==> design/flow/design.v <==
module biriq_alu #(
    parameter C_HAS_ZBA_EXTENSION   = 1,
    parameter C_HAS_ZBB_EXTENSION   = 1,
    parameter C_HAS_ZBS_EXTENSION   = 1,
    parameter C_HAS_CZERO_EXTENSION = 1
) (
    input  wire logic [31:0] a_i,
    input  wire logic [31:0] b_i,
    input  wire logic [ 6:0] op_i,
    output wire logic [31:0] result_o,
    output wire logic [31:0] adder_result_o,
    output wire logic        mts_o,
    output wire logic        mtu_o,
    output wire logic        eq_o
);
  wire [31:0] adder_result;
  wire [31:0] shifter_result;
  wire [31:0] gates_result;
  wire [31:0] branch_result;
  biriq_adder #(
      .C_HAS_ZBA_EXTENSION(C_HAS_ZBA_EXTENSION),
      .C_HAS_ZBB_EXTENSION(C_HAS_ZBB_EXTENSION)
  ) adder_inst (
      .a_i (a_i),
      .b_i (b_i),
      .op_i(op_i[3:0]),
      .c_o (adder_result)
  );
  biriq_shifter #(
      .C_HAS_ZBB_EXTENSION(C_HAS_ZBB_EXTENSION),
      .C_HAS_ZBS_EXTENSION(C_HAS_ZBS_EXTENSION)
  ) shifter_inst (
      .a_i (a_i),
      .b_i (b_i),
      .op_i(op_i[4:0]),
      .c_o (shifter_result)
  );
  biriq_branch #(
      .C_HAS_ZBB_EXTENSION  (C_HAS_ZBB_EXTENSION),
      .C_HAS_CZERO_EXTENSION(C_HAS_CZERO_EXTENSION)
  ) branch_inst (
      .a_i  (a_i),
      .b_i  (b_i),
      .op_i (op_i[2:0]),
      .mts_o(mts_o),
      .mtu_o(mtu_o),
      .eq_o (eq_o),
      .c_o  (branch_result)
  );
  biriq_gates #(
      .C_HAS_ZBB_EXTENSION(C_HAS_ZBB_EXTENSION)
  ) gates_inst (
      .a_i (a_i),
      .b_i (b_i),
      .op_i(op_i[3:0]),
      .c_o (gates_result)
  );
  assign result_o = op_i[6:5] == 2'b00 ? adder_result :
                  op_i[6:5] == 2'b01 ? shifter_result :
                  op_i[6:5] == 2'b10 ? branch_result : 
                  gates_result;
  assign adder_result_o = adder_result;
endmodule
module biriq_adder #(
    parameter C_HAS_ZBA_EXTENSION = 0,
    parameter C_HAS_ZBB_EXTENSION = 0
) (
    input  wire logic [31:0] a_i,    
    input  wire logic [31:0] b_i,    
    /*verilator lint_off UNUSED*/
    input  wire logic [ 3:0] op_i,   
    /*verilator lint_on UNUSED*/
    output wire logic [31:0] c_o     
);
  wire [31:0] add_res;   
  /*verilator lint_off UNUSED*/
  wire [31:0] ext_res;   
  /*verilator lint_on UNUSED*/
  wire [31:0] sh_res;   
  generate
    if (C_HAS_ZBB_EXTENSION) begin : g_zbb
      assign ext_res = op_i[1:0] == 2'b00 ? {{24{a_i[7]}}, a_i[7:0]} : op_i[1:0] == 2'b01 ? {{16{a_i[15]}}, a_i[15:0]} : op_i[1:0] == 2'b10 ? {16'h0000, a_i[15:0]} : 32'h00000000;
    end else begin : g_nzbb
      assign ext_res = 32'd0;
    end
  endgenerate
  generate
    if (C_HAS_ZBA_EXTENSION) begin : g_zba
      assign sh_res = a_i << op_i[1:0];
    end else begin : g_nzba
      assign sh_res = a_i;
    end
  endgenerate
  assign add_res = op_i[2] ? sh_res - b_i : sh_res + b_i;
  generate
    if (C_HAS_ZBB_EXTENSION) begin : g_zbb_res
      assign c_o = op_i[3] == 1'b0 ? add_res : ext_res;
    end else begin : g_nzbb_res
      assign c_o = add_res;
    end
  endgenerate
endmodule
module biriq_branch #(
    parameter C_HAS_ZBB_EXTENSION   = 1,
    parameter C_HAS_CZERO_EXTENSION = 1
) (
    input  wire [31:0] a_i,     
    input  wire [31:0] b_i,     
    input  wire [ 2:0] op_i,    
    output wire        mts_o,
    output wire        mtu_o,
    output wire        eq_o,
    output wire [31:0] c_o      
);
  wire [31:0] operand_2;
  wire eq;
  wire gt_30;
  logic mts;
  logic mtu;
  wire mt;
  wire slt;
  generate
    if (C_HAS_CZERO_EXTENSION) begin : g_czero
      assign operand_2 = &op_i[2:1] ? 32'd0 : b_i;
    end else begin : g_nczero
      assign operand_2 = b_i;
    end
  endgenerate
  always_comb begin
    case ({
      a_i[31], b_i[31], gt_30
    })
      3'b000: begin
        mts = 0;
        mtu = 0;
      end
      3'b001: begin
        mts = 1;
        mtu = 1;
      end
      3'b010: begin
        mts = 1;
        mtu = 0;
      end
      3'b011: begin
        mts = 1;
        mtu = 0;
      end
      3'b100: begin
        mts = 0;
        mtu = 1;
      end
      3'b101: begin
        mts = 0;
        mtu = 1;
      end
      3'b110: begin
        mts = 0;
        mtu = 0;
      end
      3'b111: begin
        mts = 1;
        mtu = 1;
      end
    endcase
  end
  assign mt = op_i[2] ? mts : mtu;
  assign eq = a_i == operand_2;
  assign gt_30 = a_i[30:0] > b_i[30:0];
  assign slt = {op_i[1:0]} == 2'b10 ? {!(mts | eq)} : {!(mtu | eq)};
  generate
    if (C_HAS_ZBB_EXTENSION && C_HAS_CZERO_EXTENSION) begin : g_zbb_and_czero
      assign c_o = {op_i[2:1]}==2'b11 ? op_i[0]^eq ? a_i : 0 : {op_i[1:0]} == 2'b00 ? mt ? a_i : operand_2 : {op_i[1:0]} == 2'b01 ? !mt ? a_i : operand_2 : {31'd0, slt};
    end else if (C_HAS_ZBB_EXTENSION && !C_HAS_CZERO_EXTENSION) begin : g_zbb_and_nczero
      assign c_o = {op_i[1:0]} == 2'b00 ? mt ? a_i : operand_2 : {op_i[1:0]} == 2'b01 ? !mt ? a_i : operand_2 : {31'd0, slt};
    end else if (!C_HAS_ZBB_EXTENSION && C_HAS_CZERO_EXTENSION) begin : g_nzbb_and_czero
      assign c_o = {op_i[2:1]} == 2'b11 ? op_i[0] ^ eq ? a_i : 0 : {31'd0, slt};
    end else begin : g_nzbb_and_nczero
      assign c_o = {31'd0, slt};
    end
  endgenerate
  assign mts_o = mts;
  assign mtu_o = mtu;
  assign eq_o  = eq;
endmodule
module biriq_gates #(
    parameter C_HAS_ZBB_EXTENSION = 0
) (
    input  wire logic [31:0] a_i,    
    /*verilator lint_off UNUSEDSIGNAL*/
    input  wire logic [31:0] b_i,    
    input  wire logic [ 3:0] op_i,   
    output wire logic [31:0] c_o     
);
  logic [31:0] logic_gate_res;   
  wire  [31:0] operand_2;   
  wire  [31:0] ct_operand;   
  logic [ 5:0] res;   
  wire  [31:0] byte_rev_res;   
  logic [31:0] bitmanip_res;   
  wire [3:0] res_0, res_1, res_2, res_3;
  wire [4:0] res_0_1, res_1_1;
  logic [5:0] cpop_result;
  /*verilator lint_on UNUSEDSIGNAL*/
  assign operand_2 = op_i[2] ? ~b_i : b_i;
  generate
    if (C_HAS_ZBB_EXTENSION) begin : g_zbb
      always_comb begin
        case (op_i[1:0])
          2'b00: logic_gate_res = a_i & operand_2;
          2'b01: logic_gate_res = a_i | operand_2;
          2'b10: logic_gate_res = a_i ^ operand_2;
          2'b11:
          logic_gate_res = {
            {8{|a_i[31:24]}}, {8{|a_i[23:16]}}, {8{|a_i[15:8]}}, {8{|a_i[7:0]}}
          };   
        endcase
      end
    end else begin : g_nzbb
      always_comb begin
        case (op_i[1:0])
          2'b00: logic_gate_res = a_i & operand_2;
          2'b01: logic_gate_res = a_i | operand_2;
          2'b10: logic_gate_res = a_i ^ operand_2;
          2'b11: logic_gate_res = 'x;
        endcase
      end
    end
  endgenerate
  generate
    if (C_HAS_ZBB_EXTENSION) begin : g_zbb_logic
      for (genvar i = 0; i < 32; i++) begin : _clz
        assign ct_operand[i] = !op_i[2] ? a_i[i] : a_i[31-i];
      end
      always_comb begin
        casez (ct_operand)
          32'bzzzzzzzzzzzzzzzzzzzzzzzzzzzzzzz1: res = 0;
          32'bzzzzzzzzzzzzzzzzzzzzzzzzzzzzzz10: res = 1;
          32'bzzzzzzzzzzzzzzzzzzzzzzzzzzzzz100: res = 2;
          32'bzzzzzzzzzzzzzzzzzzzzzzzzzzzz1000: res = 3;
          32'bzzzzzzzzzzzzzzzzzzzzzzzzzzz10000: res = 4;
          32'bzzzzzzzzzzzzzzzzzzzzzzzzzz100000: res = 5;
          32'bzzzzzzzzzzzzzzzzzzzzzzzzz1000000: res = 6;
          32'bzzzzzzzzzzzzzzzzzzzzzzzz10000000: res = 7;
          32'bzzzzzzzzzzzzzzzzzzzzzzz100000000: res = 8;
          32'bzzzzzzzzzzzzzzzzzzzzzz1000000000: res = 9;
          32'bzzzzzzzzzzzzzzzzzzzzz10000000000: res = 10;
          32'bzzzzzzzzzzzzzzzzzzzz100000000000: res = 11;
          32'bzzzzzzzzzzzzzzzzzzz1000000000000: res = 12;
          32'bzzzzzzzzzzzzzzzzzz10000000000000: res = 13;
          32'bzzzzzzzzzzzzzzzzz100000000000000: res = 14;
          32'bzzzzzzzzzzzzzzzz1000000000000000: res = 15;
          32'bzzzzzzzzzzzzzzz10000000000000000: res = 16;
          32'bzzzzzzzzzzzzzz100000000000000000: res = 17;
          32'bzzzzzzzzzzzzz1000000000000000000: res = 18;
          32'bzzzzzzzzzzzz10000000000000000000: res = 19;
          32'bzzzzzzzzzzz100000000000000000000: res = 20;
          32'bzzzzzzzzzz1000000000000000000000: res = 21;
          32'bzzzzzzzzz10000000000000000000000: res = 22;
          32'bzzzzzzzz100000000000000000000000: res = 23;
          32'bzzzzzzz1000000000000000000000000: res = 24;
          32'bzzzzzz10000000000000000000000000: res = 25;
          32'bzzzzz100000000000000000000000000: res = 26;
          32'bzzzz1000000000000000000000000000: res = 27;
          32'bzzz10000000000000000000000000000: res = 28;
          32'bzz100000000000000000000000000000: res = 29;
          32'bz1000000000000000000000000000000: res = 30;
          32'b10000000000000000000000000000000: res = 31;
          default: res = 32;
        endcase
      end
      assign byte_rev_res = {a_i[7:0], a_i[15:8], a_i[23:16], a_i[31:24]};
      always_comb begin
        cpop_result = 0;
        for (integer i = 0; i < 32; i++) begin
          /*verilator lint_off WIDTHEXPAND*/
          cpop_result += a_i[i];
          /*verilator lint_on WIDTHEXPAND*/
        end
      end
      always_comb begin
        case (op_i[1:0])
          2'b00: bitmanip_res = {26'h0, res};
          2'b01: bitmanip_res = {26'h0, res};
          2'b10: bitmanip_res = byte_rev_res;
          2'b11: bitmanip_res = {26'h0, cpop_result};
        endcase
      end
      assign c_o = op_i[3] ? bitmanip_res : logic_gate_res;
    end else begin : g_nzbb_res
      assign c_o = logic_gate_res;
    end
  endgenerate
endmodule
/*verilator lint_on SELRANGE*/
module biriq_shifter #(
    parameter C_HAS_ZBB_EXTENSION = 0,
    parameter C_HAS_ZBS_EXTENSION = 0
) (
    input  wire [31:0] a_i,    
    /*verilator lint_off UNUSED*/
    input  wire [31:0] b_i,    
    input  wire [ 4:0] op_i,   
    /*verilator lint_on UNUSED*/
    output wire [31:0] c_o     
);
  wire [31:0] shift_res;
  wire [31:0] operand_1;
  wire [ 4:0] shamt;
  wire [31:0] shift_operand1, shift_stage1, shift_res_stage1, shift_stage2, shift_res_stage2, shift_stage3, shift_res_stage3, shift_stage4, shift_res_stage4, shift_stage5, shift_res_stage5;
  generate
    if (C_HAS_ZBS_EXTENSION) begin : g_one
      assign operand_1 = op_i[3] & !op_i[0] ? 32'b1 : a_i;
    end else begin : g_none
      assign operand_1 = a_i;
    end
  endgenerate
  assign shamt = b_i[4:0];
  for (genvar i = 0; i < 32; i++) begin : g_rev
    assign shift_operand1[i] = !op_i[0] ? operand_1[31-i] : operand_1[i];
  end
  generate
    if (C_HAS_ZBB_EXTENSION) begin : g_gen_shift_w_zbb
      assign shift_stage1[31] = op_i[1] & !op_i[3] ? shift_operand1[0] : (!op_i[3] & op_i[2]) ? a_i[31] : 1'b0;
      assign shift_stage1[30:0] = shift_operand1[31:1];
      assign shift_res_stage1 = shamt[0] ? shift_stage1 : shift_operand1;
      assign shift_stage2[31:30] = op_i[1] & !op_i[3] ? shift_res_stage1[1:0] :  (!op_i[3] & op_i[2]) ? {{2{a_i[31]}}} : 2'b00;
      assign shift_stage2[29:0] = shift_res_stage1[31:2];
      assign shift_res_stage2 = shamt[1] ? shift_stage2 : shift_res_stage1;
      assign shift_stage3[31:28] = op_i[1] & !op_i[3] ? shift_res_stage2[3:0] : (!op_i[3] & op_i[2]) ? {{4{a_i[31]}}} : 4'b00;
      assign shift_stage3[27:0] = shift_res_stage2[31:4];
      assign shift_res_stage3 = shamt[2] ? shift_stage3 : shift_res_stage2;
      assign shift_stage4[31:24] = op_i[1] & !op_i[3] ? shift_res_stage3[7:0] : (!op_i[3] & op_i[2]) ? {{8{a_i[31]}}} : 8'b00;
      assign shift_stage4[23:0] = shift_res_stage3[31:8];
      assign shift_res_stage4 = shamt[3] ? shift_stage4 : shift_res_stage3;
      assign shift_stage5[31:16] = op_i[1] & !op_i[3] ? shift_res_stage4[15:0] : (!op_i[3] & op_i[2]) ? {{16{a_i[31]}}} : 16'b00;
      assign shift_stage5[15:0] = shift_res_stage4[31:16];
      assign shift_res_stage5 = shamt[4] ? shift_stage5 : shift_res_stage4;
    end else begin : g_gen_shift_wo_zbb
      assign shift_stage1[31] = (!op_i[3] & op_i[2]) ? a_i[31] : 1'b0;
      assign shift_stage1[30:0] = shift_operand1[31:1];
      assign shift_res_stage1 = shamt[0] ? shift_stage1 : shift_operand1;
      assign shift_stage2[31:30] = (!op_i[3] & op_i[2]) ? {{2{a_i[31]}}} : 2'b00;
      assign shift_stage2[29:0] = shift_res_stage1[31:2];
      assign shift_res_stage2 = shamt[1] ? shift_stage2 : shift_res_stage1;
      assign shift_stage3[31:28] = (!op_i[3] & op_i[2]) ? {{4{a_i[31]}}} : 4'b00;
      assign shift_stage3[27:0] = shift_res_stage2[31:4];
      assign shift_res_stage3 = shamt[2] ? shift_stage3 : shift_res_stage2;
      assign shift_stage4[31:24] = (!op_i[3] & op_i[2]) ? {{8{a_i[31]}}} : 8'b00;
      assign shift_stage4[23:0] = shift_res_stage3[31:8];
      assign shift_res_stage4 = shamt[3] ? shift_stage4 : shift_res_stage3;
      assign shift_stage5[31:16] = (!op_i[3] & op_i[2]) ? {{16{a_i[31]}}} : 16'b00;
      assign shift_stage5[15:0] = shift_res_stage4[31:16];
      assign shift_res_stage5 = shamt[4] ? shift_stage5 : shift_res_stage4;
    end
  endgenerate
  for (genvar i = 0; i < 32; i++) begin : g_rev_b
    assign shift_res[i] = !op_i[0] ? shift_res_stage5[31-i] : shift_res_stage5[i];
  end
  generate
    if (C_HAS_ZBS_EXTENSION) begin : g_pg
      logic [31:0] postgate_res;
      always_comb begin
        case ({
          op_i[4], op_i[1]
        })
          2'b00: postgate_res = a_i & ~shift_res;
          2'b01: postgate_res = shift_res & 1;
          2'b10: postgate_res = a_i ^ shift_res;
          2'b11: postgate_res = a_i | shift_res;
        endcase
      end
      assign c_o = op_i[3] ? postgate_res : shift_res;
    end else begin : g_npg
      assign c_o = shift_res;
    end
  endgenerate
endmodule
module ixu_mul (
    input  wire [31:0] a,
    input  wire [31:0] b,
    input  wire [ 1:0] op,
    output wire [31:0] res
);
  wire [32:0] a1, b1;
  assign a1 = {op == 2'b11 ? 1'b0 : a[31], a[31:0]};
  assign b1 = {op[1] ? 1'b0 : b[31], b[31:0]};
  wire [65:0] result;
  assign result = $signed(a1) * $signed(b1);
  assign res = op == 2'b00 ? result[31:0] : result[63:32];
  /*verilator lint_off UNUSED*/
  wire unused;
  assign unused = |result[65:64];
  /*verilator lint_on UNUSED*/
endmodule
module ixu_div (
    input  wire         core_clock_i,   
    input  wire         core_flush_i,   
    input  wire         start,          
    input  wire         unsigned_i,
    input  wire         opcode_i,
    output logic        busy,           
    output logic        done,           
    output logic        valid,          
    output logic        dbz,            
    output logic        overflow,
    input  wire  [31:0] a_i,            
    input  wire  [31:0] b_i,            
    output logic [31:0] res
);
  logic [31:0] b1;   
  logic [31:0] quo, quo_next;   
  logic [32:0] acc, acc_next;   
  logic [$clog2(32)-1:0] i;   
  logic                  unsigned_r;
  logic                  sign;
  logic                  opcode;
  wire  [          31:0] a;
  wire  [          31:0] b;
  assign a = unsigned_i | ~a_i[31] ? a_i : ~a_i + 1'b1;
  assign b = unsigned_i | ~b_i[31] ? b_i : ~b_i + 1'b1;
  always_comb begin
    if (acc >= {1'b0, b1}) begin
      acc_next = acc - b1;
      {acc_next, quo_next} = {acc_next[31:0], quo, 1'b1};
    end else begin
      {acc_next, quo_next} = {acc, quo} << 1;
    end
  end
  wire [31:0] remainder = unsigned_r | ~sign ? acc_next[32:1] : ~acc_next[32:1] + 1'b1;
  wire [31:0] quotient = unsigned_r | ~sign ? quo_next : ~quo_next + 1'b1;
  always_ff @(posedge core_clock_i) begin
    if (core_flush_i) begin
      busy  <= 0;
      done  <= 0;
      valid <= 0;
      dbz   <= 0;
    end else if (start) begin
      valid  <= 0;
      i      <= 0;
      opcode <= opcode_i;
      if (b == 0) begin   
        busy     <= 0;
        done     <= 1;
        dbz      <= 1;
        overflow <= 0;
        res      <= opcode_i ? a_i : 32'hFFFFFFFF;
      end
      else if (a_i==32'h80000000 && b_i==32'hFFFFFFFF && !unsigned_i) begin  
        busy     <= 0;
        done     <= 1;
        dbz      <= 0;
        overflow <= 1;
        res      <= opcode_i ? 32'h00000000 : 32'h80000000;
      end else begin
        busy       <= 1;
        dbz        <= 0;
        overflow   <= 0;
        b1         <= b;
        unsigned_r <= unsigned_i;
        sign       <= opcode_i ? a_i[31] : a_i[31] ^ b_i[31];
        {acc, quo} <= {{32{1'b0}}, a, 1'b0};   
      end
    end else if (busy) begin
      if (i == 5'b11111) begin   
        busy  <= 0;
        done  <= 1;
        valid <= 1;
        res   <= opcode ? remainder : quotient;
      end else begin   
        i   <= i + 1;
        acc <= acc_next;
        quo <= quo_next;
      end
    end else begin
      done <= 1'b0;
    end
  end
endmodule
module ixu_mc_pipe (
    input  wire         core_clock_i,
    input  wire         core_flush_i,
    input  wire  [17:0] data_i,
    input  wire         valid_i,
    output logic        busy_o,
    output wire  [ 5:0] rs1_o,
    output wire  [ 5:0] rs2_o,
    input  wire  [31:0] rs1_data_i,
    input  wire  [31:0] rs2_data_i,
    output wire  [ 4:0] rob_o,
    input  wire  [ 6:0] opcode_i,
    input  wire  [ 6:0] ins_type,
    input  wire         imm_i,
    input  wire  [31:0] immediate_i,
    input  wire  [ 5:0] dest_i,
    output logic [ 5:0] wakeup_dest,
    output logic        wakeup_valid,
    output logic [ 5:0] l_wakeup_dest,
    output logic        l_wakeup_valid,
    output logic [ 5:0] ixu_mc_ex_dest,
    output logic [31:0] ixu_mc_ex_data,
    output logic        ixu_mc_ex_valid,
    output logic [ 5:0] ixu_mc_wb_dest,
    output logic [31:0] ixu_mc_wb_data,
    output logic        ixu_mc_wb_valid,
    output wire  [ 4:0] pmu_ins_id_o,
    output wire         pmu_ins_valid_o
);
  assign rob_o = data_i[4:0];
  assign rs1_o = data_i[11:6];
  assign rs2_o = data_i[17:12];
  typedef enum {
    IDLE,
    DIVISION
  } mc_pipe_state_t;
  mc_pipe_state_t        mc_pipe_state;
  reg             [31:0] a;
  reg             [31:0] b;
  reg             [ 6:0] opc;
  reg             [ 5:0] ex_dest;
  reg             [ 5:0] ex_rob;
  reg                    ex_valid;
  reg             [ 1:0] ex_type;
  reg                    ex_fwd;
  reg                    div_ex;
  wire            [31:0] ex_alu_result;
  wire            [31:0] ex_mul_result;
  wire            [31:0] ex_div_result;
  wire            [31:0] ex_adder_result;
  wire                   mts;
  wire                   mtu;
  wire                   eq;
  wire                   div_busy;
  wire                   div_done;
  wire                   div_dbz;
  wire                   div_overflow;
  wire                   div_valid;
  reg             [31:0] wb_data;
  reg             [ 5:0] wb_dest;
  reg             [ 5:0] wb_rob;
  reg                    wb_mul;
  reg             [31:0] wb_mul_data;
  reg                    wb_fwd;
  reg                    wb_valid;
  always_ff @(posedge core_clock_i) begin
    a   <= ins_type[3] ? 32'd0 : rs1_data_i;
    b   <= imm_i | ins_type[3] ? immediate_i : rs2_data_i;
    opc <= ins_type[3] ? 7'd0 : opcode_i;
  end
  always_ff @(posedge core_clock_i) {wb_dest, ex_dest} <= {ex_dest, dest_i};
  always_ff @(posedge core_clock_i) {wb_rob, ex_rob} <= {ex_rob, data_i[5:0]};
  always_ff @(posedge core_clock_i) wb_mul <= ex_type == 2'b01;
  always_ff @(posedge core_clock_i) wb_mul_data <= ex_mul_result;
  always_ff @(posedge core_clock_i)
    if (core_flush_i) {wb_valid, ex_valid} <= '0;
    else if (div_done) {wb_valid, ex_valid} <= {1'b0, 1'b1};
    else if (div_ex) {wb_valid, ex_valid} <= {1'b0, 1'b1};
    else if (!div_busy) {wb_valid, ex_valid} <= {ex_valid, valid_i};
  always_ff @(posedge core_clock_i) {ex_type} <= ins_type[6] ? 2'b10 : ins_type[5] ? 2'b01 : 2'b00;
  always_ff @(posedge core_clock_i)
    if (core_flush_i) {wb_fwd, ex_fwd} <= '0;
    else if (div_done) {wb_fwd, ex_fwd} <= {1'b0, 1'b1};
    else if (div_ex) {wb_fwd, ex_fwd} <= '0;
    else if (!div_busy) {wb_fwd, ex_fwd} <= {ex_fwd, (|ins_type[5:0]) & valid_i & (dest_i != '0)};
  always_ff @(posedge core_clock_i) wb_data <= ixu_mc_ex_data;
  always_comb begin
    case (mc_pipe_state)
      IDLE: busy_o = valid_i & ins_type[6];
      DIVISION: busy_o = !(div_done);
      default: busy_o = 0;
    endcase
  end
  always_ff @(posedge core_clock_i)
    if (core_flush_i) mc_pipe_state <= IDLE;
    else
      case (mc_pipe_state)
        IDLE: if (valid_i & ins_type[6]) mc_pipe_state <= DIVISION;
        DIVISION: if (div_done) mc_pipe_state <= IDLE;
      endcase
  always_ff @(posedge core_clock_i)
    if (core_flush_i) div_ex <= 1'b0;
    else
      case (mc_pipe_state)
        IDLE: if (valid_i & ins_type[6]) div_ex <= 1'b1;
        DIVISION: div_ex <= 1'b0;
      endcase
  assign ixu_mc_ex_dest = ex_dest;
  assign ixu_mc_ex_data = ex_type == 2'b00 ? ex_alu_result : ex_div_result;
  assign ixu_mc_ex_valid = ex_fwd;
  assign ixu_mc_wb_dest = wb_dest;
  assign ixu_mc_wb_data = wb_mul ? wb_mul_data : wb_data;
  assign ixu_mc_wb_valid = wb_fwd;
  assign wakeup_dest = dest_i;
  assign wakeup_valid = (valid_i & !busy_o & (|ins_type[4:0])) | div_done;
  assign l_wakeup_dest = ex_dest;
  assign l_wakeup_valid = ex_valid & (ex_type == 2'b01);
  assign pmu_ins_id_o = wb_rob[4:0];
  assign pmu_ins_valid_o = wb_valid;
  biriq_alu #(
      .C_HAS_ZBA_EXTENSION  (1'b0),
      .C_HAS_ZBB_EXTENSION  (1'b0),
      .C_HAS_ZBS_EXTENSION  (1'b0),
      .C_HAS_CZERO_EXTENSION(1'b0)
  ) biriq_alu_inst (
      .a_i(a),
      .b_i(b),
      .op_i(opc),
      .result_o(ex_alu_result),
      .adder_result_o(ex_adder_result),
      .mts_o(mts),
      .mtu_o(mtu),
      .eq_o(eq)
  );
  ixu_mul mul_inst (
      .a  (a),
      .b  (b),
      .op (opc[1:0]),
      .res(ex_mul_result)
  );
  ixu_div division_inst (
      .core_clock_i(core_clock_i),
      .core_flush_i(core_flush_i),
      .start(div_ex),
      .unsigned_i(opc[0]),
      .opcode_i(opc[1]),
      .busy(div_busy),
      .done(div_done),
      .valid(div_valid),
      .dbz(div_dbz),
      .overflow(div_overflow),
      .a_i(a),
      .b_i(b),
      .res(ex_div_result)
  );
  /*verilator lint_off UNUSED*/
  wire unused;
  assign unused = |ex_adder_result | mts | mtu | eq | div_dbz | div_overflow | div_valid | div_busy | wb_rob[5];
  /*verilator lint_on UNUSED*/
endmodule
==> design/flow/run.sh <==
#!/bin/bash
# the make line also repeats each setting of config.mk as NAME=value (left out here)
make -C /OpenROAD-flow-scripts/flow DESIGN_CONFIG=/design/flow/config.mk WORK_HOME=/design/flow/orfs CLKGATE_MAP_FILE= finish
==> design/flow/config.mk <==
export PLATFORM = sky130hd
export DESIGN_NAME = ixu_mc_pipe
export DESIGN_NICKNAME = ixu_mc_pipe
export VERILOG_FILES = /design/flow/design.v
export SDC_FILE = /design/flow/constraint.sdc
export NUM_CORES = 4
export LEC_CHECK = 0
export CAP_MARGIN = 20
export CORE_MARGIN = 2
export CORE_UTILIZATION = 72
export CTS_CLUSTER_DIAMETER = 345
export CTS_CLUSTER_SIZE = 97
export SETUP_SLACK_MARGIN = -0.44
export SLEW_MARGIN = 20
==> design/flow/constraint.sdc <==
create_clock -name core_clock -period 7.15 [get_ports {core_clock_i}]
set_input_delay 1.4300 -clock core_clock [delete_from_list [all_inputs] [get_ports {core_clock_i}]]
set_output_delay 1.4300 -clock core_clock [all_outputs]
set_load 0.01 [all_outputs]
==> summary.txt, run 1 <==
run results: YS warnings=4, Yosys Chip Area=between 60000 and 70000 um^2, Top cell area share=0.368, Post-synth EDFFs=137, AND-OR/OR-AND Cells, Area Fraction=0.0991, Async SR Flop Fraction=0, die height=between 200 and 300 um, Syn Std Cell Area=between 60000 and 70000 um^2, Avg Inst Size Synth=between 8 and 9 um^2, comb area leader=adder cells, clk sink count=approximately 310, Num CTS Buffers=7, H-tree depth=1, Post-Place Setup Slack=-1450 ps, # port buffers=between 200 and 250, yosys adder share=0.445, core area=~85000 um^2, Cell Type Count=between 80 and 90, post-place instance area=approximately 71000 um^2, gpl congestion=~1.1, hold_buf cts=0, mux share of post-synthesis cell area=0.0356, GRT Util Overall=0.703, die width=between 200 and 300 um, stop err=[ERROR GRT-0116] Global routing finished with congestion. Check the congestion regions in the DRC Viewer., status=did not finish, grt ovf=28, Pre-Place Util=0.724, yosys simple share=0.149, Largest cells by area=fa_1 37%, inv_1 7.8%, ha_1 7.8%, edfxtp_1 6.7%, nand2_1 6.0%, commonest cells in the netlist=1276 x inv_1, 1128 x fa_1, 980 x nand2_1, hpwl dp=203000 um, clock tree buffer depth=3, most common cell in the synthesized netlist=inv_1, XOR/XNOR Area Share=0.0395, row count=around 110, Post-Synthesis Cells=slightly above 7k, yosys cell count=approximately 7.1k, chip area=between 80000 and 90000 um^2, # IOs=254, Root Driver=clkbuf_16, Floorplan Nets=just under 9k, Yosys reg bits=305, Synth area leader=fa_1, Exit stage=global routing, Dominant flop cell=dfxtp_1, register area share after synthesis=0.122
-- per-stage QoR --
step	instances	utilization	hold WS, ps
floorplan	7149	-	310
global placement	8883	0.834	311
detailed placement	8883	0.834	315
CTS	8925	0.849	352
-- layer usage --
layer  global-route usage  GRT overflow
met1                0.732             0
met2                0.875             9
met3                0.524             4
met4                0.647            15
met5                0.293             0
-- repair_timing --
item | in CTS
gates cloned | 2
setup buffers | 50
endpoints found under the setup margin | 38
gates resized | 222
hold endpoints to repair | 0
pin swaps | 98
==> run 2: changes to the inputs <==
- CORE_UTILIZATION: 72 -> 68
- CTS_CLUSTER_DIAMETER: 345 -> unset
- CTS_CLUSTER_SIZE: 97 -> unset
- SETUP_SLACK_MARGIN: -0.44 -> 0.4
- clock period: 7.15 -> 6.07 ns (I/O delays scaled with it)
==> run 2 against run 1 <==
Against the previous run: the flow again stops in global routing; synthesized cell count unchanged; die size rose by 5.8%; synthesized area stayed put.
==> summary.txt, run 2 <==
run results: # port buffers=227 (unchanged), yosys adder share=0.445 (unchanged), status=did not finish (unchanged), mux share of post-synthesis cell area=0.0356 (unchanged), yosys simple share=0.149 (unchanged), H-tree depth=2 (was 1), Exit stage=global routing (unchanged), AND-OR/OR-AND Cells, Area Fraction=0.0991 (unchanged), stop err=[ERROR GRT-0232] Routing congestion too high. Check the congestion heatmap in the GUI. (was [ERROR GRT-0116] Global routing finished with congestion. Check the congestion regions in the DRC Viewer.), yosys cell count=7149 (unchanged), gpl congestion=1.10 (was 1.08), clock tree buffer depth=3 (unchanged), most common cell in the synthesized netlist=inv_1 (unchanged), core area=89700 um^2 (was 84900 um^2), Syn Std Cell Area=61400 um^2 (unchanged), Floorplan Nets=8797 (unchanged), hpwl dp=202000 um (was 203000 um), Root Driver=clkbuf_16 (unchanged), hold_buf cts=0 (unchanged), Largest cells by area=fa_1 37%, inv_1 7.8%, ha_1 7.8%, edfxtp_1 6.7%, nand2_1 6.0% (unchanged), Num CTS Buffers=42 (was 7), row count=110 (was 107), # IOs=254 (unchanged), die width=305 um (was 296 um), Avg Inst Size Synth=8.59 um^2 (unchanged), chip area=92800 um^2 (was 87700 um^2), Dominant flop cell=dfxtp_1 (unchanged), Post-synth EDFFs=137 (unchanged), YS warnings=4 (unchanged), comb area leader=adder cells (unchanged), XOR/XNOR Area Share=0.0395 (unchanged), Async SR Flop Fraction=0 (unchanged), clk sink count=305 (unchanged), Pre-Place Util=0.685 (was 0.724), Cell Type Count=85 (unchanged), grt ovf=230, GRT Util Overall=0.730, commonest cells in the netlist=1276 x inv_1, 1128 x fa_1, 980 x nand2_1 (unchanged), placed cells=9047 (was 8883), Post-Synthesis Cells=7149 (unchanged), Top cell area share=0.368 (unchanged), Yosys Chip Area=61400 um^2 (unchanged), register area share after synthesis=0.122 (unchanged), die height=305 um (was 296 um), Synth area leader=fa_1 (unchanged), Yosys reg bits=305 (unchanged)
-- run 2: routing by layer --
layer  GRT usage  GRT overflow
met5       0.251             4
met4       0.689            98
met3       0.549            10
met2       0.898           112
met1       0.763             6
-- run 2: timing repair --
item	in CTS
setup buffers	101
gates resized	486
pin swaps	185
endpoints found under the setup margin	64
endpoints found under the hold margin	0
gates cloned	4
-- run 2: through the flow --
step / setup slack (ps) / instance area (um^2) / hold slack [ps] / util
detailed placement: -2340 / 72000 / 313 / 0.802
CTS: -1960 / 75900 / 336 / 0.846
floorplan: -1800 / 62100 / 310 / -
global placement: -2250 / 72000 / 310 / 0.802
==> run 3: changes to the inputs <==
- CELL_PAD_IN_SITES_DETAIL_PLACEMENT: unset -> 0
- CORE_MARGIN: 2 -> 6
- CORE_UTILIZATION: 68 -> 50
- CTS_CLUSTER_DIAMETER: unset -> 122
- CTS_CLUSTER_SIZE: unset -> 60
- GPL_ROUTABILITY_DRIVEN: unset -> 0
- GPL_TIMING_DRIVEN: unset -> 0
- HOLD_SLACK_MARGIN: unset -> 0.27
- PLACE_DENSITY: unset -> 0.84
- SETUP_SLACK_MARGIN: 0.4 -> unset
- clock period: 6.07 -> 5.35 ns (I/O delays scaled with it)
==> run 3 against run 2 <==
Against the previous run: the flow again stops in global routing; synthesized cell count is the same; synthesized area did not move; die size increased by 42%.
==> summary.txt, run 3 <==
run results: hold_buf cts=0 (unchanged), Post-Place Setup Slack=-5540 ps (was -2340 ps), mux share of post-synthesis cell area=0.0356 (unchanged), row count=128 (was 110), yosys simple share=0.149 (unchanged), clk sink count=305 (unchanged), Async SR Flop Fraction=0 (unchanged), yosys adder share=0.445 (unchanged), Exit stage=global routing (unchanged), yosys cell count=7149 (unchanged), status=did not finish (unchanged), clock tree buffer depth=3 (unchanged), H-tree depth=1 (was 2), # port buffers=239 (was 227), register area share after synthesis=0.122 (unchanged), commonest cells in the netlist=1276 x inv_1, 1128 x fa_1, 980 x nand2_1 (unchanged), XOR/XNOR Area Share=0.0395 (unchanged), core area=122000 um^2 (was 89700 um^2), Syn Std Cell Area=61400 um^2 (unchanged), AND-OR/OR-AND Cells, Area Fraction=0.0991 (unchanged), Pre-Place Util=0.504 (was 0.685), Yosys reg bits=305 (unchanged), Top cell area share=0.368 (unchanged), Post-Synthesis Cells=7149 (unchanged), Root Driver=clkbuf_16 (unchanged), stop err=[ERROR DRT-9419] Inst _09204_ not found in insts_set_ (was [ERROR GRT-0232] Routing congestion too high. Check the congestion heatmap in the GUI.), Post-synth EDFFs=137 (unchanged), hpwl dp=206000 um (was 202000 um), Dominant flop cell=dfxtp_1 (unchanged), # IOs=254 (unchanged), post-place instance area=66700 um^2 (was 72000 um^2), chip area=131000 um^2 (was 92800 um^2), Yosys Chip Area=61400 um^2 (unchanged), Floorplan Nets=8797 (unchanged), most common cell in the synthesized netlist=inv_1 (unchanged), comb area leader=adder cells (unchanged), die height=363 um (was 305 um), Num CTS Buffers=11 (was 42), Synth area leader=fa_1 (unchanged), YS warnings=4 (unchanged), Cell Type Count=85 (unchanged), Avg Inst Size Synth=8.59 um^2 (unchanged), Largest cells by area=fa_1 37%, inv_1 7.8%, ha_1 7.8%, edfxtp_1 6.7%, nand2_1 6.0% (unchanged), die width=363 um (was 305 um)
[run 3: stage by stage]
stage,instances,TNS (ps)
2_1_floorplan,7149,-60410
3_3_place_gp,9013,-355220
3_5_place_dp,9021,-234550
4_1_cts,9162,-116690
[run 3: what timing repair did]
action	in CTS
setup endpoints to repair	187
gates cloned	1
pin swaps	144
gates resized	1088
buffers inserted	135
==> run 4: changes to the inputs <==
- ABC_AREA: unset -> 1
- CELL_PAD_IN_SITES_DETAIL_PLACEMENT: 0 -> unset
- CORE_MARGIN: 6 -> 2
- CORE_UTILIZATION: 50 -> 63
- CTS_CLUSTER_DIAMETER: 122 -> unset
- CTS_CLUSTER_SIZE: 60 -> 99
- GPL_ROUTABILITY_DRIVEN: 0 -> unset
- GPL_TIMING_DRIVEN: 0 -> unset
- HOLD_SLACK_MARGIN: 0.27 -> unset
- PLACE_DENSITY: 0.84 -> unset
- SETUP_SLACK_MARGIN: unset -> 0.4
- clock period: 5.35 -> 3.6 ns (I/O delays scaled with it)
==> run 4 against run 3 <==
Against the previous run: the run again fails in global routing; die size decreased by 20%; synthesized area increased by 5.0%; synthesized cell count increased by 21%.
==> summary.txt, run 4 <==
run results: status=did not finish (unchanged), Syn Std Cell Area=64500 um^2 (was 61400 um^2), XOR/XNOR Area Share=0.0212 (was 0.0395), YS warnings=4 (unchanged), die height=324 um (was 363 um), grt ovf=1646, hold_buf cts=0 (unchanged), yosys cell count=8659 (was 7149), Root Driver=clkbuf_16 (unchanged), yosys adder share=0.424 (was 0.445), mux share of post-synthesis cell area=0.0131 (was 0.0356), Async SR Flop Fraction=0 (unchanged), hpwl dp=238000 um (was 206000 um), Floorplan Nets=10.3k (was 8797), chip area=105000 um^2 (was 131000 um^2), # IOs=254 (unchanged), Avg Inst Size Synth=7.45 um^2 (was 8.59 um^2), core area=102000 um^2 (was 122000 um^2), yosys simple share=0.196 (was 0.149), comb area leader=adder cells (unchanged), Pre-Place Util=0.634 (was 0.504), Yosys Chip Area=64500 um^2 (was 61400 um^2), GRT Util Overall=0.880, Dominant flop cell=dfxtp_1 (unchanged), register area share after synthesis=0.116 (was 0.122), # port buffers=227 (was 239), row count=117 (was 128), die width=324 um (was 363 um), clk sink count=305 (unchanged), Largest cells by area=fa_1 35%, nand2_1 13%, inv_1 12%, ha_1 7.4%, edfxtp_1 6.4% (was fa_1 37%, inv_1 7.8%, ha_1 7.8%, edfxtp_1 6.7%, nand2_1 6.0%), Top cell area share=0.350 (was 0.368), Post-Place Setup Slack=-4390 ps (was -5540 ps), Post-synth EDFFs=137 (unchanged), stop err=[ERROR GRT-0232] Routing congestion too high. Check the congestion heatmap in the GUI. (was [ERROR DRT-9419] Inst _09204_ not found in insts_set_), gpl congestion=1.10, Cell Type Count=63 (was 85), Exit stage=global routing (unchanged), Post-Synthesis Cells=8659 (was 7149), H-tree depth=2 (was 1), clock tree buffer depth=3 (unchanged), Num CTS Buffers=41 (was 11), placed cells=11.2k (was 9021), Yosys reg bits=305 (unchanged), most common cell in the synthesized netlist=nand2_1 (was inv_1), AND-OR/OR-AND Cells, Area Fraction=0.0814 (was 0.0991), Synth area leader=fa_1 (unchanged), commonest cells in the netlist=2181 x nand2_1, 2025 x inv_1, 1128 x fa_1 (was 1276 x inv_1, 1128 x fa_1, 980 x nand2_1)
-- run 4: layer usage --
metal  overflow  GRT usage
met1        224      0.867
met5         10      0.559
met4        427      0.902
met3        153      0.784
met2        832      0.989
-- run 4: metrics by stage --
step,setup TNS (ps),hold WS (ps),cell area (um^2)
2_1_floorplan,-110680,310,65800
3_3_place_gp,-347180,310,79300
3_5_place_dp,-366770,312,79300
4_1_cts,-352600,330,83500
-- run 4: timing repair --
| item | in CTS |
|---|---|
| setup buffers | 90 |
| pin swaps | 185 |
| gates resized | 592 |
| setup endpoints to repair | 309 |
| gates cloned | 6 |
==> run 5: changes to the inputs <==
- CORE_UTILIZATION: 63 -> 68
- CTS_CLUSTER_SIZE: 99 -> 94
- clock period: 3.6 -> 3.69 ns (I/O delays scaled with it)
==> run 5 against run 4 <==
Against the previous run: the run again fails in global routing; die size down 7.3%; synthesized area unchanged; synthesized cell count unchanged.
==> summary.txt, run 5 <==
run results: Pre-Place Util=0.689 (was 0.634), die height=312 um (was 324 um), commonest cells in the netlist=2181 x nand2_1, 2025 x inv_1, 1128 x fa_1 (unchanged), row count=112 (was 117), core area=93600 um^2 (was 102000 um^2), placed cells=11.0k (was 11.2k), yosys simple share=0.196 (unchanged), status=did not finish (unchanged), Post-Synthesis Cells=8659 (unchanged), # port buffers=227 (unchanged), GRT Util Overall=0.854, Async SR Flop Fraction=0 (unchanged), stop err=[ERROR GRT-0116] Global routing finished with congestion. Check the congestion regions in the DRC Viewer. (was [ERROR GRT-0232] Routing congestion too high. Check the congestion heatmap in the GUI.), Exit stage=global routing (unchanged), Yosys reg bits=305 (unchanged), mux share of post-synthesis cell area=0.0131 (unchanged), die width=312 um (was 324 um), H-tree depth=2 (unchanged), Synth area leader=fa_1 (unchanged), yosys adder share=0.424 (unchanged), Largest cells by area=fa_1 35%, nand2_1 13%, inv_1 12%, ha_1 7.4%, edfxtp_1 6.4% (unchanged), clk sink count=305 (unchanged), Post-synth EDFFs=137 (unchanged), most common cell in the synthesized netlist=nand2_1 (unchanged), # IOs=254 (unchanged), YS warnings=4 (unchanged), Avg Inst Size Synth=7.45 um^2 (unchanged), hpwl dp=235000 um (was 238000 um), Top cell area share=0.350 (unchanged), Root Driver=clkbuf_16 (unchanged), Syn Std Cell Area=64500 um^2 (unchanged), Cell Type Count=63 (unchanged), comb area leader=adder cells (unchanged), hold_buf cts=0 (unchanged), gpl congestion=1.12 (was 1.10), clock tree buffer depth=3 (unchanged), Num CTS Buffers=41 (unchanged), XOR/XNOR Area Share=0.0212 (unchanged), register area share after synthesis=0.116 (unchanged), Floorplan Nets=10.3k (unchanged), AND-OR/OR-AND Cells, Area Fraction=0.0814 (unchanged), Dominant flop cell=dfxtp_1 (unchanged), grt ovf=roughly 1.6k, Yosys Chip Area=64500 um^2 (unchanged), chip area=97400 um^2 (was 105000 um^2), yosys cell count=8659 (unchanged)
## run 5: metrics by stage
step                setup TNS (ps)  area (um^2)  worst slack [ps]  hold slack (ps)
CTS                        -320070        82600             -3790              328
detailed placement         -320320        78500             -4070              314
global placement           -301250        78500             -3810              310
floorplan                  -101370        65800             -3640              310
## run 5: what timing repair did
item / CTS
setup buffers: 80
pin swaps: 208
gates resized: 512
cloned: 11
hold endpoints to repair: 0
endpoints found under the setup margin: 284
## run 5: per-layer routing
metal  track usage  overflow
met5         0.486         6
met4         0.855       468
met3         0.733        50
met2          1.00      1006
met1         0.839        68
==> run 6: changes to the inputs <==
- ABC_AREA: 1 -> unset
- CORE_ASPECT_RATIO: unset -> 0.5
- CORE_UTILIZATION: 68 -> 72
- CTS_CLUSTER_DIAMETER: unset -> 348
- CTS_CLUSTER_SIZE: 94 -> 97
- SETUP_SLACK_MARGIN: 0.4 -> 2.66
- clock period: 3.69 -> 9.11 ns (I/O delays scaled with it)
==> run 6 against run 5 <==
Against the previous run: the flow again stops in global routing; synthesized area is 4.8% lower; synthesized cell count fell by 17%; die size decreased by 9.8%.
==> summary.txt, run 6 <==
run results: Post-Synthesis Cells=7149 (was 8659), status=did not finish (unchanged), register area share after synthesis=0.122 (was 0.116), # port buffers=227 (unchanged), die width=417 um (was 312 um), chip area=87800 um^2 (was 97400 um^2), comb area leader=adder cells (unchanged), Exit stage=global routing (unchanged), yosys adder share=0.445 (was 0.424), mux share of post-synthesis cell area=0.0356 (was 0.0131), commonest cells in the netlist=1276 x inv_1, 1128 x fa_1, 980 x nand2_1 (was 2181 x nand2_1, 2025 x inv_1, 1128 x fa_1), most common cell in the synthesized netlist=inv_1 (was nand2_1), H-tree depth=1 (was 2), yosys cell count=7149 (was 8659), Root Driver=clkbuf_16 (unchanged), Top cell area share=0.368 (was 0.350), gpl congestion=1.19 (was 1.12), Syn Std Cell Area=61400 um^2 (was 64500 um^2), Yosys Chip Area=61400 um^2 (was 64500 um^2), YS warnings=4 (unchanged), core area=84200 um^2 (was 93600 um^2), Yosys reg bits=305 (unchanged), Async SR Flop Fraction=0 (unchanged), XOR/XNOR Area Share=0.0395 (was 0.0212), GRT Util Overall=0.775, Cell Type Count=85 (was 63), Largest cells by area=fa_1 37%, inv_1 7.8%, ha_1 7.8%, edfxtp_1 6.7%, nand2_1 6.0% (was fa_1 35%, nand2_1 13%, inv_1 12%, ha_1 7.4%, edfxtp_1 6.4%), die height=211 um (was 312 um), Pre-Place Util=0.730 (was 0.689), Synth area leader=fa_1 (unchanged), stop err=[ERROR GRT-0232] Routing congestion too high. Check the congestion heatmap in the GUI. (was [ERROR GRT-0116] Global routing finished with congestion. Check the congestion regions in the DRC Viewer.), hpwl dp=193000 um (was 235000 um), hold_buf cts=0 (unchanged), Post-synth EDFFs=137 (unchanged), yosys simple share=0.149 (was 0.196), clk sink count=305 (unchanged), placed cells=8260 (was 11.0k), grt ovf=between 500 and 600, Avg Inst Size Synth=8.59 um^2 (was 7.45 um^2), row count=75 (was 112), AND-OR/OR-AND Cells, Area Fraction=0.0991 (was 0.0814), # IOs=254 (unchanged), Dominant flop cell=dfxtp_1 (unchanged), clock tree buffer depth=3 (unchanged), Num CTS Buffers=7 (was 41), Floorplan Nets=8797 (was 10.3k)
[run 6: stage by stage]
| stage | setup WS, ps | util | area (um^2) |
|---|---|---|---|
| after detailed placement | -25.7 | 0.778 | 65500 |
| after global placement | 342 | 0.778 | 65400 |
| after floorplan | 1230 | - | 62100 |
| after CTS | 821 | 0.807 | 67900 |
[run 6: repair_timing]
item,in CTS
setup buffers,131
resized,306
setup endpoints to repair,96
cloned,1
pin swaps,70
[run 6: per-layer routing]
| layer | overflow | GRT usage |
|---|---|---|
| met5 | 5 | 0.501 |
| met4 | 137 | 0.654 |
| met3 | 82 | 0.655 |
| met2 | 230 | 0.911 |
| met1 | 75 | 0.813 |
==> run 7: changes to the inputs <==
- CORE_ASPECT_RATIO: 0.5 -> unset
- CORE_UTILIZATION: 72 -> 66
- CTS_CLUSTER_DIAMETER: 348 -> unset
- CTS_CLUSTER_SIZE: 97 -> 59
- MAX_ROUTING_LAYER: unset -> met4
- SETUP_SLACK_MARGIN: 2.66 -> -0.54
- clock period: 9.11 -> 7.22 ns (I/O delays scaled with it)
==> run 7 against run 6 <==
Against the previous run: die size grew 8.8%; now fails the layout checks on negative setup slack; synthesized area is the same; synthesized cell count is the same.
==> summary.txt, run 7 <==
run results: Largest cells by area=fa_1 37%, inv_1 7.8%, ha_1 7.8%, edfxtp_1 6.7%, nand2_1 6.0% (unchanged), CTS clk-pin slew, worst paths=80 ps, Yosys Chip Area=61400 um^2 (unchanged), final hold violation count=0, DRC violations left=0, normalized max-slew margin=0.217, clock tree buffer depth=3 (unchanged), clk sink count=305 (unchanged), Pre-Place Util=0.668 (was 0.730), Syn Std Cell Area=61400 um^2 (unchanged), Latency at later pin=slightly below 700 ps, Log Warnings=just over 100, grt ovf=0, hpwl dp=199000 um (was 193000 um), vias in the first global route=61.3k, yosys simple share=0.149 (unchanged), row count=111 (was 75), Final WS setup=-1590 ps, die height=309 um (was 211 um), # port buffers=227 (unchanged), critical path's most frequent cell=fa_1, DRT Wirelength=approximately 260000 um, CP Capture Point=wb_mul_data[27], Root Driver=clkbuf_16 (unchanged), chip area=95500 um^2 (was 87800 um^2), hold depth=0, Avg Inst Size Synth=8.59 um^2 (unchanged), largest net degree at the start of global routing=73, comb area leader=adder cells (unchanged), WP buf/inv=10, Yosys reg bits=305 (unchanged), 1st-iter DRT viols=roughly 9.0k, reg2reg setup slack=-1590 ps, TritonCTS clock tree=done, Final nets=between 9k and 10k, Crit. Startpoint=opc[1], AND-OR/OR-AND Cells, Area Fraction=0.0991 (unchanged), RSZ-0062 raised after global routing=true, Max Fclk=113 MHz, family with the most delay on the worst path=adder cells, Hold Startpoint=ex_rob[4], Dominant flop cell=dfxtp_1 (unchanged), Period minus WS final=~9000 ps, die width=309 um (was 417 um), first-pass GRT wire length=~370000 um, antenna violations before repair=43, DR WL/cell=28.8 um, Top cell area share=0.368 (unchanged), violated checks=negative setup slack, YS warnings=4 (unchanged), Async SR Flop Fraction=0 (unchanged), hold path endpoint=wb_rob[4], status=failed layout checks (was did not finish), Slew Limit Fails=0, critical path arrival=roughly 9300 ps, fillers=roughly 5.6k, most common cell in the synthesized netlist=inv_1 (unchanged), DRT antenna net count=0, Levels on crit path=30, R2R depth=30, Worst Tran Pin Value=between 1000 and 1500 ps, DR pass1 iterations=15, yosys cell count=7149 (unchanged), Max FO, Critical Path=11, Via-to-Cell Ratio=6.55, max incr delay on CP=around 770 ps, HP Class=reg2reg, Crit. End Element=register, commonest cells in the netlist=1276 x inv_1, 1128 x fa_1, 980 x nand2_1 (unchanged), WS Path Type=reg2reg, crit share post-route=1.22, mux share of post-synthesis cell area=0.0356 (unchanged), r2r endpoint=wb_mul_data[27], hold_buf cts=0 (unchanged), XOR/XNOR Area Share=0.0395 (unchanged), Worst EP required=around 7700 ps, # IOs=254 (unchanged), via count=59.8k, Post-synth EDFFs=137 (unchanged), GRT Util Overall=0.558, Cell Type Count=85 (unchanged), Num CTS Buffers=39 (was 7), Crit-path slowest cell=fa_2, yosys adder share=0.445 (unchanged), Layout Skew=around 80 ps, max_cap viols=0, core area=91900 um^2 (was 84200 um^2), Post-Synthesis Cells=7149 (unchanged), register area share after synthesis=0.122 (unchanged), H-tree depth=2 (was 1), Floorplan Nets=8797 (unchanged), TNS Setup=-28660 ps, r2r startpoint=opc[1], gpl congestion=1.10 (was 1.19), Synth-to-Final Area Change=20.2%, Synth area leader=fa_1 (unchanged), CP Launch Type=register, # setup viols final=about 45
-- run 7: layout make-up --
type,count,area (um^2),share of cell area
diodes,47,118,0.00159
well taps,1243,1560,0.0211
flip-flops and latches,305,7540,0.102
repair buffers,1078,10000,0.135
clock buffers,49,1090,0.0148
multi-input cells,5080,48400,0.655
clock inverters,23,224,0.00303
inverters,1300,4940,0.0668
-- run 7: stage by stage --
stage          hold WS, ps  area [um^2]  utilization  worst slack, ps  cells
2_1_floorplan          310        61700            -             -721   7149
3_3_place_gp           311        70800        0.770            -1490   8977
3_5_place_dp           315        70800        0.770            -1410   8977
4_1_cts                328        72700        0.791             -904   9054
5_1_grt                330        73900        0.803            -1460   9118
6_report               327        73900        0.803            -1590   9125
-- run 7: layer usage --
layer | wire, um | vias to the layer above | track usage
met4 | 31100 | 0 | 0.472
met5 | 0 | - | -
met2 | 107000 | 5541 | 0.772
li1 | - | 23700 | -
met3 | 41000 | 2123 | 0.233
met1 | 83300 | 28400 | 0.624
-- run 7: repair_timing --
item                                    4_1_cts  5_1_grt
cloned                                        1        3
resized                                     130      175
endpoints found under the setup margin       25       38
setup buffers                                16       43
pin swaps                                    72       87
==> run 8: changes to the inputs <==
- ABC_AREA: unset -> 1
- CAP_MARGIN: 20 -> 10
- CELL_PAD_IN_SITES_GLOBAL_PLACEMENT: unset -> 0
- CORE_ASPECT_RATIO: unset -> 1.28
- CORE_UTILIZATION: 66 -> 62
- CTS_CLUSTER_DIAMETER: unset -> 68
- CTS_CLUSTER_SIZE: 59 -> unset
- GPL_TIMING_DRIVEN: unset -> 0
- HOLD_SLACK_MARGIN: unset -> 0.15
- MAX_ROUTING_LAYER: met4 -> unset
- PLACE_DENSITY_LB_ADDON: unset -> 0.15
- SETUP_SLACK_MARGIN: -0.54 -> 0.26
- clock period: 7.22 -> 4.84 ns (I/O delays scaled with it)
==> run 8 against run 7 <==
Against the previous run: the flow now stops in global routing; synthesized area up 5.0%; synthesized cell count up 21%; die size up 12%.
==> summary.txt, run 8 <==
run results: register area share after synthesis=0.116 (was 0.122), post-place instance area=69600 um^2 (was 70800 um^2), # IOs=254 (unchanged), yosys simple share=0.196 (was 0.149), XOR/XNOR Area Share=0.0212 (was 0.0395), Largest cells by area=fa_1 35%, nand2_1 13%, inv_1 12%, ha_1 7.4%, edfxtp_1 6.4% (was fa_1 37%, inv_1 7.8%, ha_1 7.8%, edfxtp_1 6.7%, nand2_1 6.0%), clk sink count=305 (unchanged), yosys adder share=0.424 (was 0.445), chip area=107000 um^2 (was 95500 um^2), Exit stage=global routing, YS warnings=4 (unchanged), Top cell area share=0.350 (was 0.368), row count=133 (was 111), comb area leader=adder cells (unchanged), Async SR Flop Fraction=0 (unchanged), Yosys reg bits=305 (unchanged), mux share of post-synthesis cell area=0.0131 (was 0.0356), Post-Synthesis Cells=8659 (was 7149), # port buffers=239 (was 227), placed cells=10.3k (was 8977), clock tree buffer depth=3 (unchanged), most common cell in the synthesized netlist=nand2_1 (was inv_1), Syn Std Cell Area=64500 um^2 (was 61400 um^2), Yosys Chip Area=64500 um^2 (was 61400 um^2), Cell Type Count=63 (was 85), hold_buf cts=0 (unchanged), Avg Inst Size Synth=7.45 um^2 (was 8.59 um^2), Post-synth EDFFs=137 (unchanged), core area=103000 um^2 (was 91900 um^2), status=did not finish (was failed layout checks), stop err=[ERROR GRT-0116] Global routing finished with congestion. Check the congestion regions in the DRC Viewer., commonest cells in the netlist=2181 x nand2_1, 2025 x inv_1, 1128 x fa_1 (was 1276 x inv_1, 1128 x fa_1, 980 x nand2_1), Pre-Place Util=0.626 (was 0.668), yosys cell count=8659 (was 7149), die width=289 um (was 309 um), AND-OR/OR-AND Cells, Area Fraction=0.0814 (was 0.0991), H-tree depth=1 (was 2), GRT Util Overall=0.788, gpl congestion=1.21 (was 1.10), Root Driver=clkbuf_16 (unchanged), die height=369 um (was 309 um), Synth area leader=fa_1 (unchanged), grt ovf=a little under 600, hpwl dp=257000 um (was 199000 um), Dominant flop cell=dfxtp_1 (unchanged), Floorplan Nets=10.3k (was 8797), Num CTS Buffers=28 (was 39)
[run 8: per-stage QoR]
step	hold slack (ps)	util	setup WS (ps)
2_1_floorplan	310	-	-2490
3_5_place_dp	312	0.676	-5460
3_3_place_gp	310	0.675	-5340
4_1_cts	329	0.742	-3020
[run 8: metal layers]
metal / global-route usage / overflow
met1: 0.776 / 5
met2: 0.946 / 330
met3: 0.654 / 6
met4: 0.786 / 240
met5: 0.354 / 1
[run 8: what timing repair did]
action	4_1_cts
cloned	1
resized	1451
hold endpoints to repair	0
pin swaps	219
setup buffers	171
endpoints found under the setup margin	249
==> run 9: changes to the inputs <==
- ABC_AREA: 1 -> unset
- CAP_MARGIN: 10 -> 20
- CELL_PAD_IN_SITES_GLOBAL_PLACEMENT: 0 -> unset
- CORE_ASPECT_RATIO: 1.28 -> unset
- CORE_UTILIZATION: 62 -> 72
- CTS_CLUSTER_DIAMETER: 68 -> 148
- CTS_CLUSTER_SIZE: unset -> 97
- GPL_TIMING_DRIVEN: 0 -> unset
- HOLD_SLACK_MARGIN: 0.15 -> unset
- PLACE_DENSITY_LB_ADDON: 0.15 -> unset
- SETUP_SLACK_MARGIN: 0.26 -> 0.4
- TNS_END_PERCENT: unset -> 10
- clock period: 4.84 -> 7.4 ns (I/O delays scaled with it)
==> run 9 against run 8 <==
Against the previous run: the run again fails in global routing; synthesized area shrank 4.8%; synthesized cell count down 17%; die size is 18% lower.
==> summary.txt, run 9 <==
run results: grt ovf=around 150, XOR/XNOR Area Share=0.0395 (was 0.0212), Exit stage=global routing (unchanged), Cell Type Count=85 (was 63), AND-OR/OR-AND Cells, Area Fraction=0.0991 (was 0.0814), hpwl dp=203000 um (was 257000 um), most common cell in the synthesized netlist=inv_1 (was nand2_1), comb area leader=adder cells (unchanged), yosys adder share=0.445 (was 0.424), gpl congestion=1.09 (was 1.21), GRT Util Overall=0.731, # port buffers=227 (was 239), Synth area leader=fa_1 (unchanged), yosys simple share=0.149 (was 0.196), Yosys Chip Area=61400 um^2 (was 64500 um^2), die width=296 um (was 289 um), # IOs=254 (unchanged), Top cell area share=0.368 (was 0.350), clock tree buffer depth=3 (unchanged), register area share after synthesis=0.122 (was 0.116), clk sink count=305 (unchanged), die height=296 um (was 369 um), YS warnings=4 (unchanged), Async SR Flop Fraction=0 (unchanged), Pre-Place Util=0.724 (was 0.626), Num CTS Buffers=13 (was 28), Largest cells by area=fa_1 37%, inv_1 7.8%, ha_1 7.8%, edfxtp_1 6.7%, nand2_1 6.0% (was fa_1 35%, nand2_1 13%, inv_1 12%, ha_1 7.4%, edfxtp_1 6.4%), Root Driver=clkbuf_16 (unchanged), status=did not finish (unchanged), post-place instance area=70300 um^2 (was 69600 um^2), Avg Inst Size Synth=8.59 um^2 (was 7.45 um^2), mux share of post-synthesis cell area=0.0356 (was 0.0131), H-tree depth=1 (unchanged), row count=107 (was 133), Yosys reg bits=305 (unchanged), chip area=87700 um^2 (was 107000 um^2), stop err=[ERROR GRT-0116] Global routing finished with congestion. Check the congestion regions in the DRC Viewer. (unchanged), Post-Synthesis Cells=7149 (was 8659), Post-synth EDFFs=137 (unchanged), commonest cells in the netlist=1276 x inv_1, 1128 x fa_1, 980 x nand2_1 (was 2181 x nand2_1, 2025 x inv_1, 1128 x fa_1), Syn Std Cell Area=61400 um^2 (was 64500 um^2), core area=84900 um^2 (was 103000 um^2), Dominant flop cell=dfxtp_1 (unchanged), yosys cell count=7149 (was 8659), Floorplan Nets=8797 (was 10.3k)
run 9: per-stage QoR:
stage	cells	util	setup WS (ps)	hold WS [ps]
floorplan	7149	-	-493	310
global placement	8854	0.829	-1210	311
detailed placement	8854	0.829	-1300	320
CTS	8893	0.841	-1000	352
run 9: routing by layer:
metal	global-route usage	overflow
met2	0.888	65
met3	0.585	7
met5	0.331	0
met4	0.676	74
met1	0.750	3
run 9: repair_timing:
item	CTS
hold buffers	0
gates cloned	0
gates resized	120
setup endpoints to repair	44
setup buffers	17
pin swaps	51
==> run 10: changes to the inputs <==
- ABC_AREA: unset -> 1
- CORE_MARGIN: 2 -> 3
- CORE_UTILIZATION: 72 -> 18
- CTS_CLUSTER_DIAMETER: 148 -> unset
- CTS_CLUSTER_SIZE: 97 -> unset
- TNS_END_PERCENT: 10 -> unset
- clock period: 7.4 -> 9.0 ns (I/O delays scaled with it)
==> run 10 against run 9 <==
Against the previous run: now clean on timing, DRC and antenna; synthesized cell count increased by 21%; synthesized area increased by 5.0%; die size increased to 4.2 times the previous value.
==> summary.txt, run 10 <==
run results: hold depth=0, Worst EP required=9580 ps, Yosys Chip Area=64500 um^2 (was 61400 um^2), Levels on crit path=34, Max FO, Critical Path=19, Syn Std Cell Area=64500 um^2 (was 61400 um^2), Max Fclk=roughly 120 MHz, yosys simple share=0.196 (was 0.149), Crit. Startpoint=b[8], hold_buf cts=0 (unchanged), family with the most delay on the worst path=adder cells, 1st-iter DRT viols=5212, Post-Route Utilization=0.209, Dominant flop cell=dfxtp_1 (unchanged), Root Driver=clkbuf_16 (unchanged), clk sink count=305 (unchanged), Pre-Place Util=0.181 (was 0.724), Via-to-Cell Ratio=between 4 and 5, first-pass GRT wire length=380000 um, row count=219 (was 107), Top cell area share=0.350 (was 0.368), yosys cell count=8659 (was 7149), register area share after synthesis=0.116 (was 0.122), # setup viols final=0, Crit. End Element=register, comb area leader=adder cells (unchanged), WS Path Type=reg2reg, crit share post-route=0.930, max_cap viols=0, DRC violations left=0, TritonCTS clock tree=done, r2r endpoint=wb_mul_data[28], hold path endpoint=wb_rob[0], XOR/XNOR Area Share=0.0212 (was 0.0395), Cell Type Count=63 (was 85), commonest cells in the netlist=2181 x nand2_1, 2025 x inv_1, 1128 x fa_1 (was 1276 x inv_1, 1128 x fa_1, 980 x nand2_1), Crit-path slowest cell=nor3b_1, chip area=366000 um^2 (was 87700 um^2), core area=356000 um^2 (was 84900 um^2), Async SR Flop Fraction=0 (unchanged), antenna violations before repair=13, Avg Inst Size Synth=7.45 um^2 (was 8.59 um^2), AND-OR/OR-AND Cells, Area Fraction=0.0814 (was 0.0991), YS warnings=4 (unchanged), DRT Wirelength=between 200000 and 300000 um, r2r startpoint=b[8], critical path arrival=roughly 9000 ps, yosys adder share=0.424 (was 0.445), vias in the first global route=between 50k and 60k, Hold Startpoint=ex_rob[0], final hold violation count=0, # IOs=254 (unchanged), Period minus WS final=around 8400 ps, Final nets=slightly above 10k, DR WL/cell=between 15 and 20 um, Post-synth EDFFs=137 (unchanged), Slew Limit Fails=0, Synth area leader=fa_1 (unchanged), RSZ-0062 raised after global routing=true, die height=605 um (was 296 um), CP Capture Point=wb_mul_data[28], max incr delay on CP=just over 600 ps, gpl congestion=0.980 (was 1.09), GRT Util Overall=0.139, # port buffers=227 (unchanged), hpwl dp=212000 um (was 203000 um), Layout Skew=between 30 and 40 ps, Hold WS=~330 ps, critical path's most frequent cell=nand2_1, Largest cells by area=fa_1 35%, nand2_1 13%, inv_1 12%, ha_1 7.4%, edfxtp_1 6.4% (was fa_1 37%, inv_1 7.8%, ha_1 7.8%, edfxtp_1 6.7%, nand2_1 6.0%), via count=roughly 57k, WP buf/inv=9, CTS clk-pin slew, worst paths=around 60 ps, grt ovf=0, DRT antenna net count=0, largest net degree at the start of global routing=between 90 and 100, normalized max-slew margin=0.327, Log Warnings=approximately 96, TNS Setup=0 ps, CP Launch Type=register, mux share of post-synthesis cell area=0.0131 (was 0.0356), clock tree buffer depth=3 (unchanged), status=complete, no violations (was did not finish), die width=605 um (was 296 um), Synth-to-Final Area Change=15.5%, HP Class=reg2reg, most common cell in the synthesized netlist=nand2_1 (was inv_1), R2R depth=34, Worst Tran Pin Value=between 1000 and 1500 ps, reg2reg setup slack=630 ps, H-tree depth=2 (was 1), Post-Synthesis Cells=8659 (was 7149), fillers=around 40k, DR pass1 iterations=9, Latency at later pin=640 ps, Num CTS Buffers=39 (was 13), Floorplan Nets=10.3k (was 8797), Yosys reg bits=305 (unchanged)
run 10: cell type report:
cell class,count,area (um^2),area share
clock buffers,50,1090,0.0146
inverters,2046,7680,0.103
clock inverters,22,367,0.00492
repair buffers,447,4160,0.0558
well taps,4751,5940,0.0798
diodes,3,7.51,0.000101
flip-flops and latches,305,7640,0.102
multi-input cells,5853,47600,0.639
run 10: stage by stage:
step | instances | area (um^2) | setup WS, ps
3_5_place_dp | 13400 | 72700 | 105
5_1_grt | 13500 | 74500 | 357
6_report | 13500 | 74500 | 627
4_1_cts | 13500 | 74200 | 400
3_3_place_gp | 13400 | 72700 | 99.7
2_1_floorplan | 8659 | 64500 | 1010
run 10: repair_timing:
action	4_1_cts	5_1_grt
buffers inserted	3	3
setup endpoints to repair	13	24
gates cloned	0	1
endpoints found under the hold margin	0	0
pin swaps	0	0
gates resized	9	55
run 10: layer usage:
layer | track usage | wire, um | part of all wire | up-vias
li1 | - | - | - | 25800
met1 | 0.169 | 99100 | 0.38 | 28300
met2 | 0.236 | 122000 | 0.47 | 2465
met3 | 0.0251 | 21400 | 0.083 | 525
met4 | 0.0673 | 15300 | 0.059 | 2
met5 | 0 | 13 | 0.000050 | -
